## the previous run
==> flow/design.v <==
module RandomNumberGenerator(clk, rst, load, key_x, seed_r, seed_g, seed_b, Rout, Gout, Bout, Key_ready);
    input wire clk;
    input wire rst;
    input wire load;                  
    input wire [15:0] key_x;          
    input wire [15:0] seed_r;         
    input wire [15:0] seed_g;
    input wire [15:0] seed_b;
    output reg [7:0] Rout;
    output reg [7:0] Gout;
    output reg [7:0] Bout;
    output reg Key_ready;
    wire Rout_bit;
    wire Gout_bit;
    wire Bout_bit;
    reg[15:0] Rlfsr;
    reg[15:0] Glfsr;
    reg[15:0] Blfsr;
    reg [2:0] bit_count;
    wire Rfeedback_lfsr;
    wire Gfeedback_lfsr;
    wire Bfeedback_lfsr;
    wire Rout_lfsr;
    wire Gout_lfsr;
    wire Bout_lfsr;
    reg signed [15:0] x; 
    reg signed [31:0] x_square; 
    reg signed [31:0] x_mult;  
    reg signed [15:0] x_next;
    wire out_chaotic;
    assign Rfeedback_lfsr = Rlfsr[15] ^ Rlfsr[13] ^ Rlfsr[12] ^ Rlfsr[10]; 
    assign Gfeedback_lfsr = Glfsr[15] ^ Glfsr[13] ^ Glfsr[12] ^ Glfsr[10]; 
    assign Bfeedback_lfsr = Blfsr[15] ^ Blfsr[13] ^ Blfsr[12] ^ Blfsr[10]; 
    assign Rout_lfsr = Rlfsr[15];
    assign Gout_lfsr = Glfsr[15];
    assign Bout_lfsr = Blfsr[15];
    assign out_chaotic = x_next[15];
    assign Rout_bit = Rout_lfsr ^ out_chaotic;
    assign Gout_bit = Gout_lfsr ^ out_chaotic;
    assign Bout_bit = Bout_lfsr ^ out_chaotic;
    always @(posedge clk or posedge rst) begin
        if (rst) begin
            Rlfsr <= 16'b0000000000000001;
            Glfsr <= 16'b0000000000000010;
            Blfsr <= 16'b0000000000000011;
            x <= 16'sh7EF0;                          
            Rout <= 8'b0;
            Gout <= 8'b0;
            Bout <= 8'b0;
            Key_ready <= 0;
            bit_count <=0;
            x_square <= 0;
            x_next <= 0;
            x_mult <= 0;
        end
        else if (load) begin
            Rlfsr <= seed_r;
            Glfsr <= seed_g;
            Blfsr <= seed_b;
            x <= key_x;
            Rout <= 8'b0;
            Gout <= 8'b0;
            Bout <= 8'b0;
            Key_ready <= 0;
            bit_count <=0;
            x_square <= 0;
            x_next <= 0;
            x_mult <= 0;
        end
        else begin
            Rlfsr <= {Rlfsr[14:0], Rfeedback_lfsr};
            Glfsr <= {Glfsr[14:0], Gfeedback_lfsr};
            Blfsr <= {Blfsr[14:0], Bfeedback_lfsr};
            Rout <= {Rout[6:0], Rout_bit};
            Gout <= {Gout[6:0], Gout_bit};
            Bout <= {Bout[6:0], Bout_bit};
            if (bit_count == 3'd7) begin
                Key_ready <= 1;   
                bit_count <= 0;
            end 
            else begin
                Key_ready <= 0;
                bit_count <= bit_count + 1;
            end
            x_square <= x * x;                        
            x_mult <= x_square <<< 1;                 
            x_next <= 16'sh7FFF - x_mult[30:15];      
            x <= x_next;
        end
    end
endmodule
clock: 5.28 ns
lec_check: 0
abc_area: 1
cap_margin: 20
core_margin: 2
core_utilization: 71
place_density_lb_addon: 0.2
slew_margin: 20
run.sh (not shown) runs the stock make flow with config.mk's settings and CLKGATE_MAP_FILE=.
The previous run: complete, dirty (setup timing)
#### Input delta (the current run over the previous run)
# the previous run
export LEC_CHECK = 0
export ABC_AREA = 1
export CAP_MARGIN = 20
export CORE_MARGIN = 2
export CORE_UTILIZATION = 71
export PLACE_DENSITY_LB_ADDON = 0.2
export SLEW_MARGIN = 20
create_clock -name core_clock -period 5.28 [get_ports {clk}]
# the current run
export LEC_CHECK = 0
export ABC_AREA = 1
export CAP_MARGIN = 20
export CORE_MARGIN = 2
export CORE_UTILIZATION = 72
export CTS_CLUSTER_SIZE = 99
export SETUP_SLACK_MARGIN = -0.1
export SLEW_MARGIN = 20
create_clock -name core_clock -period 5.69 [get_ports {clk}]
==> results <==
Completing all stages was not enough for the current run: its layout failed the final checks because of setup timing. In the current run, the die extent in x came out about 0.7% below the value in the previous run. Looking at worst hold slack across both flows, the current run is the weaker of the two, with the previous run ahead.

---

Setup of raven:
// RandomNumberGenerator: RTL as listed in full above, without the edits since
Settings: LEC_CHECK=0, ABC_AREA=1, CAP_MARGIN=20, CORE_ASPECT_RATIO=0.5, CORE_MARGIN=2, CORE_UTILIZATION=40, CTS_CLUSTER_DIAMETER=362, CTS_CLUSTER_SIZE=99, HOLD_SLACK_MARGIN=-0.09, PLACE_DENSITY_LB_ADDON=0.28, SLEW_MARGIN=20, TNS_END_PERCENT=20; clock period 10.0 ns.
Changes in umber relative to raven:
- a change of PLACE_DENSITY_LB_ADDON from 0.28 to 0.3
- a change of CTS_CLUSTER_SIZE from 99 to 98
- a change of CORE_UTILIZATION from 40 to 68
- a deleted HOLD_SLACK_MARGIN that had been -0.09
- a change of CTS_CLUSTER_DIAMETER from 362 to 218
- a change of TNS_END_PERCENT from 20 to 5
- a deleted ABC_AREA that had been 1
Results
Relative to raven, worst setup slack has decreased by 1.05 ns in umber. umber does better than raven on vias after detailed routing. umber vs. raven: area of all placed cells without fillers now sits lower; overall global routing resource usage increased 12 points. Looking at unique cell type count in the Yosys netlist, umber sits above raven. Transition at the pin with the smallest max-transition slack: umber > raven. Diff raven -> umber: critical path depth in cells decreased by 3 relative to the old numbers.
For lagoon, these inputs were changed with respect to umber:
- setting HOLD_SLACK_MARGIN to 0.28 for the first time
- changing CTS_CLUSTER_DIAMETER from 218 to 362
- changing CORE_UTILIZATION from 68 to 40
- changing PLACE_DENSITY_LB_ADDON from 0.3 to 0.28
- changing TNS_END_PERCENT from 5 to 20
- changing CTS_CLUSTER_SIZE from 98 to 99
- setting SETUP_SLACK_MARGIN to 2.11 for the first time
- setting ABC_AREA to 1 for the first time
==> results <==
lagoon completed every stage of the flow, and the final layout passed the timing, design-rule and antenna checks.
Area after detailed placement: lagoon vs umber up about 8%
On compound-cell area share of the yosys netlist, umber tracks lagoon almost exactly.
Critical path depth: lagoon and umber compared, lower one is umber
Looking at sum of met2 wire segment lengths after detailed routing across lagoon and umber, the one that comes out lower is lagoon.
lagoon has cell area after layout above what umber had.
Summary of lagoon over umber: sequential cell count was more or less identical, post-placement setup slack went up by 0.84 ns, count of inserted tapcells went up by 83%.
For fjord, these inputs were changed with respect to lagoon:
- a deleted CTS_CLUSTER_SIZE that had been 99
- a change of TNS_END_PERCENT from 20 to 5
- a deleted CTS_CLUSTER_DIAMETER that had been 362
- a deleted ABC_AREA that had been 1
- a deleted PLACE_DENSITY_LB_ADDON that had been 0.28
- a deleted SETUP_SLACK_MARGIN that had been 2.11
- a deleted HOLD_SLACK_MARGIN that had been 0.28
- a change of CORE_UTILIZATION from 40 to 68
### Flow results
Looking at post-synth area from yosys stat, fjord sits 6.8% lower than lagoon does. fjord: met1 track demand over resource 12 points above lagoon. Per-instance average area after synthesis in fjord is 29% above lagoon. Comparing sequential cell area fraction in the yosys report for lagoon and fjord, the smaller number came from lagoon. Delta (fjord minus lagoon): worst-case headroom to the max-slew limit went down 6.3 points; maximum fanout count along the critical path went down 2. Taking lagoon as the reference, in fjord number of non-clock inverters in the layout now smaller.

---

// RandomNumberGenerator: RTL as listed in full above, without the edits since
==> flow/config.mk <==
export PLATFORM = sky130hd
export DESIGN_NAME = RandomNumberGenerator
export DESIGN_NICKNAME = RandomNumberGenerator
export VERILOG_FILES = /design/flow/design.v
export SDC_FILE = /design/flow/constraint.sdc
export NUM_CORES = 4
export LEC_CHECK = 0
export ABC_AREA = 1
export CAP_MARGIN = 20
export CORE_MARGIN = 2
export CORE_UTILIZATION = 40
export GPL_TIMING_DRIVEN = 0
export HOLD_SLACK_MARGIN = 0.27
export SLEW_MARGIN = 20
==> flow/constraint.sdc <==
create_clock -name core_clock -period 10.0 [get_ports {clk}]
set_input_delay 2.0000 -clock core_clock [delete_from_list [all_inputs] [get_ports {clk}]]
set_output_delay 2.0000 -clock core_clock [all_outputs]
set_load 0.01 [all_outputs]
The first run ran to the end with no violations.
Change:
CORE_ASPECT_RATIO = 0.5   (was default)
CORE_UTILIZATION = 72   (was 40)
CTS_CLUSTER_DIAMETER = 362   (was default)
CTS_CLUSTER_SIZE = 99   (was default)
GPL_TIMING_DRIVEN = default   (was 0)
HOLD_SLACK_MARGIN = 0.28   (was 0.27)
PLACE_DENSITY_LB_ADDON = 0.28   (was default)
TNS_END_PERCENT = 20   (was default)
Effect: The new run ran to the end with no violations; setup slack is better by 0.13 ns; routed wire length came out higher by 7.9%; area after synthesis stays the same; sequential share of layout area came out higher by 0.55 points; via count rises by 5.5%; clock-buffer cell count falls by 1.

---

Setup of amber:
Starts from the design.v that is shown in full above.
Settings: LEC_CHECK=0, ABC_AREA=1, CAP_MARGIN=20, CORE_MARGIN=2, CORE_UTILIZATION=72, CTS_CLUSTER_DIAMETER=374, CTS_CLUSTER_SIZE=99, PLACE_DENSITY=0.4, SETUP_SLACK_MARGIN=-0.1, SLEW_MARGIN=20; clock period 5.69 ns.
Finished, but not clean: amber, with negative setup slack.
> inputs changed (amber -> nickel)
--- a/flow/config.mk
+++ b/flow/config.mk
@@ -12,4 +12,3 @@
-export CTS_CLUSTER_DIAMETER = 374
-export CTS_CLUSTER_SIZE = 99
-export PLACE_DENSITY = 0.4
-export SETUP_SLACK_MARGIN = -0.1
+export CTS_CLUSTER_SIZE = 81
+export HOLD_SLACK_MARGIN = -0.1
+export PLACE_DENSITY = 0.8
==> flow/constraint.sdc <==
create_clock -name core_clock -period 5.94 [get_ports {clk}]
set_input_delay 1.1880 -clock core_clock [delete_from_list [all_inputs] [get_ports {clk}]]
set_output_delay 1.1880 -clock core_clock [all_outputs]
set_load 0.01 [all_outputs]
Notes after the runs:
- Having completed the whole flow, nickel delivered a layout that passed the timing, design-rule and antenna checks.
- Per the comparison of nickel with amber, wire length of the first global-routing pass roughly the same; routing usage on met3 now larger.
- Final instance area: amber and nickel compared, lower one is nickel
- Going from amber to nickel, post-layout instance count excluding filler cells saw little to no change; required arrival time at the worst endpoint saw an increase; via count saw a decrease.
[inputs] juniper vs nickel
--- a/flow/config.mk
+++ b/flow/config.mk
@@ -12,3 +12,3 @@
-export CTS_CLUSTER_SIZE = 81
-export HOLD_SLACK_MARGIN = -0.1
-export PLACE_DENSITY = 0.8
+export CTS_CLUSTER_SIZE = 37
+export HOLD_SLACK_MARGIN = -0.08
+export PLACE_DENSITY = 0.79
==> flow/constraint.sdc <==
create_clock -name core_clock -period 5.46 [get_ports {clk}]
set_input_delay 1.0920 -clock core_clock [delete_from_list [all_inputs] [get_ports {clk}]]
set_output_delay 1.0920 -clock core_clock [all_outputs]
set_load 0.01 [all_outputs]
- juniper finished all stages; however, its layout fails the closing checks, the failures being negative setup slack.
- Top layer reached by signal wires: met4 -> nickel, met5 -> juniper
- Going from nickel to juniper, final area climbed 9.5%, cell count higher, largest fanout of any net on the critical path shrank by 1, synthesis-to-finish area growth climbed 11 points.
- Of juniper and nickel, juniper shows the higher ratio of final minimum period to clock period, with nickel below it.
The following lists how xenon was set up differently from juniper:
--- a/flow/config.mk
+++ b/flow/config.mk
@@ -8 +7,0 @@
-export ABC_AREA = 1
@@ -11,4 +10 @@
-export CORE_UTILIZATION = 72
-export CTS_CLUSTER_SIZE = 37
-export HOLD_SLACK_MARGIN = -0.08
-export PLACE_DENSITY = 0.79
+export CORE_UTILIZATION = 66
==> flow/constraint.sdc <==
create_clock -name core_clock -period 6.91 [get_ports {clk}]
set_input_delay 1.3820 -clock core_clock [delete_from_list [all_inputs] [get_ports {clk}]]
set_output_delay 1.3820 -clock core_clock [all_outputs]
set_load 0.01 [all_outputs]
==> comparison <==
xenon finished every stage and its layout cleared the timing, design-rule and antenna checks. [xenon vs juniper] arrival time at the worst endpoint: higher in xenon. xenon vs. juniper: share of the cycle needed by the critical path after routing down 20 points; required time of the worst setup path up 1400 ps.
--- input diff xenon..sierra ---
--- a/flow/config.mk
+++ b/flow/config.mk
@@ -10 +10,2 @@
-export CORE_UTILIZATION = 66
+export CORE_UTILIZATION = 72
+export CTS_CLUSTER_DIAMETER = 228
@@ -11,0 +13 @@
+export TNS_END_PERCENT = 75
==> flow/constraint.sdc <==
create_clock -name core_clock -period 8.75 [get_ports {clk}]
set_input_delay 1.7500 -clock core_clock [delete_from_list [all_inputs] [get_ports {clk}]]
set_output_delay 1.7500 -clock core_clock [all_outputs]
set_load 0.01 [all_outputs]
sierra | status: complete | timing, DRC, antenna: pass. Between sierra and xenon, it is sierra whose wire length of the first global-routing pass is higher, by about 5.4%. On register-to-register slack, sierra does better than xenon. Re wire length: sierra and xenon aren't equal, and the higher value belongs to sierra. Final clock period utilization by the worst path: sierra vs xenon down 14 points. [sierra] die extent in x fell 6.0 um relative to xenon. The die used by sierra is smaller than the one used by xenon.
